Setup of v2:
## AudDSP
module AudDSP (
    input i_rst_n,
    input i_clk,
    input i_start,  
    input i_pause,  
    input [2:0] i_speed,
    input i_is_slow,
    input i_slow_mode,
    input i_daclrck,                
    input signed [15:0] i_sram_data,
    input [19:0] i_sram_stop_addr,  
    output signed [15:0] o_dac_data,
    output o_en,                    
    output o_is_pause,
    output [19:0] o_sram_addr
);
Settings: LEC_CHECK=0, ABC_AREA=1, CAP_MARGIN=30, CELL_PAD_IN_SITES_GLOBAL_PLACEMENT=1, CORE_ASPECT_RATIO=1.27, CORE_MARGIN=2, CORE_UTILIZATION=68, CTS_CLUSTER_DIAMETER=43, GPL_ROUTABILITY_DRIVEN=0, GPL_TIMING_DRIVEN=0, MAX_ROUTING_LAYER=met5, PLACE_DENSITY=0.54, SETUP_SLACK_MARGIN=5.0, SLEW_MARGIN=0; clock period 103.0 ns.
run.sh (not shown) runs the stock make flow with config.mk's settings and CLKGATE_MAP_FILE=.
v2 | ERROR | global placement without I/O (3_1_place_gp_skip_io)
For v50, these inputs were changed with respect to v2:
Settings: CORE_ASPECT_RATIO: 1.27 -> unset; ABC_AREA: 1 -> unset; GPL_TIMING_DRIVEN: 0 -> unset; CORE_UTILIZATION: 68 -> 65; PLACE_DENSITY: 0.54 -> unset; CAP_MARGIN: 30 -> 20; SETUP_SLACK_MARGIN: 5.0 -> unset; CELL_PAD_IN_SITES_GLOBAL_PLACEMENT: 1 -> unset; CTS_CLUSTER_DIAMETER: 43 -> unset; GPL_ROUTABILITY_DRIVEN: 0 -> unset; MAX_ROUTING_LAYER: met5 -> unset; SLEW_MARGIN: 0 -> 20; the clock period (ns, I/O delays scaled along): 103.0 -> 87.7.
## What came out
Relative to v2, total cells reported by yosys after synthesis has gone down in v50.
Re die area: v2 and v50 aren't equal, and the lower value belongs to v50.
v50 vs v2 — post-synthesis share of cell area spent on and-or and or-and gates rose 19 points.
Diff v2 and v50: netlist area before placement higher in v2
Looking at the reports, v50 completed the entire flow and the layout it produced met the timing, design-rule and antenna checks.
Run status, v2: aborted in global placement without I/O (3_1_place_gp_skip_io), error GPL-0301
The pre-placement core utilization in v50 sits 2.6 points below the value recorded for v2.
Between v2 and v50, the flow reports total core area decreasing by more than 10%.
Sort v2 and v50 by post-synthesis chip area from yosys, descending, and v2 comes first.
As of v50, gate count of the mapped netlist had fallen by more than a quarter compared to v2.
Summary of v50 over v2: tally of unique sky130hd cells used after synthesis went up, synthesized-area fraction occupied by xor and xnor cells grew by 2.8 points.
Setup changes, v50 to v12
Settings: CORE_UTILIZATION: 65 -> 40.
--- outcome ---
- v12 vs v50: time the final worst path needs with I/O delays and setup down
- Between v50 and v12, total global-route track usage is lower for v12, v50 comes in above that.
- In v12, the worst setup slack after layout came out 0.90 ns above the value in v50.

========
The RTL this note starts from:
==> flow/design.v <==
module AudDSP (
    input i_rst_n,
    input i_clk,
    input i_start,  
    input i_pause,  
    input [2:0] i_speed,
    input i_is_slow,
    input i_slow_mode,
    input i_daclrck,                
    input signed [15:0] i_sram_data,
    input [19:0] i_sram_stop_addr,  
    output signed [15:0] o_dac_data,
    output o_en,                    
    output o_is_pause,
    output [19:0] o_sram_addr
);
    localparam S_IDLE = 0;
    localparam S_PAUSE = 1;
    localparam S_PLAY = 2;
    localparam S_EMPTY = 3;
    reg [2:0] state_r, state_w;
    reg is_pause_r, is_pause_w;
    reg is_slow_r, is_slow_w;
    reg slow_mode_r, slow_mode_w;
    reg [2:0] speed_r, speed_w;
    reg [3:0] slow_counter_r, slow_counter_w;
    reg [1:0] get_data_counter_r, get_data_counter_w;
    reg [19:0] addr_r, addr_w;
    reg signed [15:0] sram_data_r, sram_data_w, sram_data_next_r, sram_data_next_w;
    reg [15:0] o_data_r, o_data_w;
    assign o_en = !i_daclrck;
    assign o_dac_data = o_data_r;
    assign o_sram_addr = addr_r;
    assign o_is_pause = is_pause_r;
    always @(*) begin
        state_w = state_r;
        case(state_r)
            S_IDLE: begin
                if(i_start)         state_w = S_PAUSE;
                else                state_w = S_IDLE;
            end
            S_PAUSE: begin
                if(!is_pause_r)     state_w = S_PLAY;
                else                state_w = S_PAUSE;
            end
            S_PLAY: begin
                if(is_pause_r)      state_w = S_PAUSE;
                else begin
                    if(!i_daclrck)  state_w = S_EMPTY;
                    else            state_w = S_PLAY;
                end
            end
            S_EMPTY: begin
                if(is_pause_r)      state_w = S_PAUSE;
                else begin
                    if(!i_daclrck)  state_w = S_EMPTY;
                    else            state_w = S_PLAY;
                end
            end
        endcase
    end
    always @(*) begin
        slow_counter_w = slow_counter_r;
        case(state_r)
            S_IDLE:     slow_counter_w = 0;
            S_PAUSE:    slow_counter_w = 0;
            S_PLAY: begin
                if(is_slow_r && !is_pause_r && i_daclrck) begin
                    if(slow_counter_r == speed_r)   slow_counter_w = 0;
                    else                            slow_counter_w = slow_counter_r + 1;
                end
            end
        endcase
    end
    always @(*) begin
        get_data_counter_w = get_data_counter_r;
        case(state_r)
            S_IDLE:     get_data_counter_w = 0;
            S_PAUSE:    get_data_counter_w = 0;
            S_PLAY: begin
                if(get_data_counter_r < 3)  get_data_counter_w = get_data_counter_r + 1;
            end
            S_EMPTY:    get_data_counter_w = 0;
        endcase
    end
    always @(*) begin
        is_pause_w = is_pause_r;
        case(state_r)
            S_IDLE:                 is_pause_w = 1;
            S_PAUSE: if(i_pause)    is_pause_w = 0;
            S_PLAY:  if(i_pause)    is_pause_w = 1;
            S_EMPTY: if(i_pause)    is_pause_w = 1;
        endcase
    end
    always @(*) begin
        is_slow_w = is_slow_r;
        slow_mode_w = slow_mode_r;
        speed_w = speed_r;
        case(state_r)
            S_IDLE: begin
                is_slow_w = 0;
                slow_mode_w = 0;
                speed_w = 0;
            end
            S_PAUSE: begin
                is_slow_w = i_is_slow;
                slow_mode_w = i_slow_mode;
                speed_w = i_speed;
            end
            S_PLAY: begin
                is_slow_w = is_slow_r;
                slow_mode_w = slow_mode_r;
                speed_w = speed_r;
            end
            S_EMPTY: begin
                is_slow_w = i_is_slow;
                slow_mode_w = i_slow_mode;
                speed_w = i_speed;
            end
        endcase
    end
    reg [20:0] temp_addr;      
    always @(*) begin
        addr_w = addr_r;
        temp_addr = addr_r;
        case(state_r)
            S_IDLE:     temp_addr = 0;
            S_PLAY: begin
                if(get_data_counter_r == 0) begin
                    if(is_slow_r) begin
                        if(slow_counter_r == 0)     temp_addr = addr_r + 1;
                    end
                    else                            temp_addr = addr_r + speed_r + 1;
                end
            end
        endcase
        if(temp_addr > i_sram_stop_addr)    addr_w = 0;
        else                                addr_w = temp_addr;
    end
    always @(*) begin
        sram_data_w = sram_data_r;
        sram_data_next_w = sram_data_next_r;
        case(state_r)
            S_IDLE: begin
                sram_data_w = 0;
                sram_data_next_w = 0;
            end
            S_PAUSE: begin
                sram_data_next_w = i_sram_data;
            end
            S_PLAY: begin
                if(get_data_counter_r == 2) begin
                    if(is_slow_r)begin           
                        if(slow_counter_r == 0) begin
                            sram_data_w = sram_data_next_r;
                            sram_data_next_w = i_sram_data;
                        end
                    end
                    else begin                   
                        sram_data_w = sram_data_next_r;
                        sram_data_next_w = i_sram_data;
                    end
                end
            end
        endcase
    end
    reg signed [16:0] diff;
    reg signed [20:0] diff_counter_prod;
    reg signed [20:0] diff_counter_prod_div_speed;
    always @(*) begin
        o_data_w = o_data_r;
        diff = 0;
        diff_counter_prod = 0;
        diff_counter_prod_div_speed = 0;
        case(state_r)
            S_IDLE: o_data_w = 0;
            S_PLAY: begin
                if(get_data_counter_r == 3) begin
                    if(is_slow_r) begin
                        if(slow_mode_r) begin
                            diff = $signed(sram_data_next_r) - $signed(sram_data_r);
                            diff_counter_prod = $signed(diff) * $signed({1'b0, slow_counter_r});
                            diff_counter_prod_div_speed = $signed($signed(diff_counter_prod) / $signed({1'b0, speed_r + 1}));
                            o_data_w = $signed($signed(sram_data_r) + $signed(diff_counter_prod_div_speed));
                        end
                        else o_data_w = sram_data_r;
                    end
                    else o_data_w = sram_data_r;
                end
            end
        endcase
    end
    always_ff @(posedge i_clk or negedge i_rst_n) begin
        if(!i_rst_n) begin
            state_r <= S_IDLE;
            is_pause_r <= 1;
            addr_r <= 0;
            speed_r <= 0;
            o_data_r <= 0;
            is_slow_r <= 0;
            slow_mode_r <= 0;
            sram_data_r <= 0;
            slow_counter_r <= 0;
            sram_data_next_r <= 0;
            get_data_counter_r <= 0;
        end
        else begin
            state_r <= state_w;
            is_pause_r <= is_pause_w;
            addr_r <= addr_w;
            speed_r <= i_speed;
            o_data_r <= o_data_w;
            is_slow_r <= i_is_slow;
            slow_mode_r <= i_slow_mode;
            sram_data_r <= sram_data_w;
            slow_counter_r <= slow_counter_w;
            sram_data_next_r <= sram_data_next_w;
            get_data_counter_r <= get_data_counter_w;
        end
    end
endmodule
clock: 48.7 ns
lec_check: 0
abc_area: 1
cap_margin: 20
core_aspect_ratio: 0.56
core_margin: 2
core_utilization: 72
cts_cluster_diameter: 254
cts_cluster_size: 40
max_routing_layer: met4
place_density_lb_addon: 0.2
slew_margin: 20
The baseline did not get past 5_1_grt on GRT-0232.
Rerun with:
==> flow/config.mk (replaced) <==
export PLATFORM = sky130hd
export DESIGN_NAME = AudDSP
export DESIGN_NICKNAME = AudDSP
export VERILOG_FILES = /design/flow/design.v
export SDC_FILE = /design/flow/constraint.sdc
export NUM_CORES = 4
export LEC_CHECK = 0
export ABC_AREA = 1
export CAP_MARGIN = 0
export CORE_ASPECT_RATIO = 0.86
export CORE_MARGIN = 2
export CORE_UTILIZATION = 72
export CTS_CLUSTER_DIAMETER = 351
export CTS_CLUSTER_SIZE = 49
export GPL_TIMING_DRIVEN = 1
export HOLD_SLACK_MARGIN = -0.09
export MAX_ROUTING_LAYER = met4
export PLACE_DENSITY_LB_ADDON = 0.01
export SETUP_SLACK_MARGIN = 2.18
export SLEW_MARGIN = 20
export TNS_END_PERCENT = 35
The changed run failed in 5_1_grt, error GRT-0232.
Synthesized cell count stays the same.
Area after synthesis does not change.
Die area barely changes.
Rerun with:
==> flow/config.mk (replaced) <==
export PLATFORM = sky130hd
export DESIGN_NAME = AudDSP
export DESIGN_NICKNAME = AudDSP
export VERILOG_FILES = /design/flow/design.v
export SDC_FILE = /design/flow/constraint.sdc
export NUM_CORES = 4
export LEC_CHECK = 0
export CAP_MARGIN = 0
export CORE_ASPECT_RATIO = 0.5
export CORE_MARGIN = 2
export CORE_UTILIZATION = 46
export SLEW_MARGIN = 20
==> flow/constraint.sdc (replaced) <==
create_clock -name core_clock -period 100.0 [get_ports {i_clk}]
set_input_delay 20.0000 -clock core_clock [delete_from_list [all_inputs] [get_ports {i_clk}]]
set_output_delay 20.0000 -clock core_clock [all_outputs]
set_load 0.01 [all_outputs]
Result: The new run finished clean. Area after synthesis drops by about a fifth. Die size is higher by a quarter to a third. Synthesized cell count is lower by a quarter to a third.
Rerun with:
--- a/flow/config.mk
+++ b/flow/config.mk
@@ -6,7 +6,10 @@
 export NUM_CORES = 4
 export LEC_CHECK = 0
-export CAP_MARGIN = 0
-export CORE_ASPECT_RATIO = 0.5
+export CAP_MARGIN = 30
 export CORE_MARGIN = 2
-export CORE_UTILIZATION = 46
+export CORE_UTILIZATION = 68
+export CTS_CLUSTER_DIAMETER = 43
+export GPL_ROUTABILITY_DRIVEN = 0
+export MAX_ROUTING_LAYER = met4
+export PLACE_DENSITY = 0.54
 export SLEW_MARGIN = 20
After rerunning: The changed run went through all stages and came out clean; cell area fell slightly; setup slack improves by 0.25 ns.
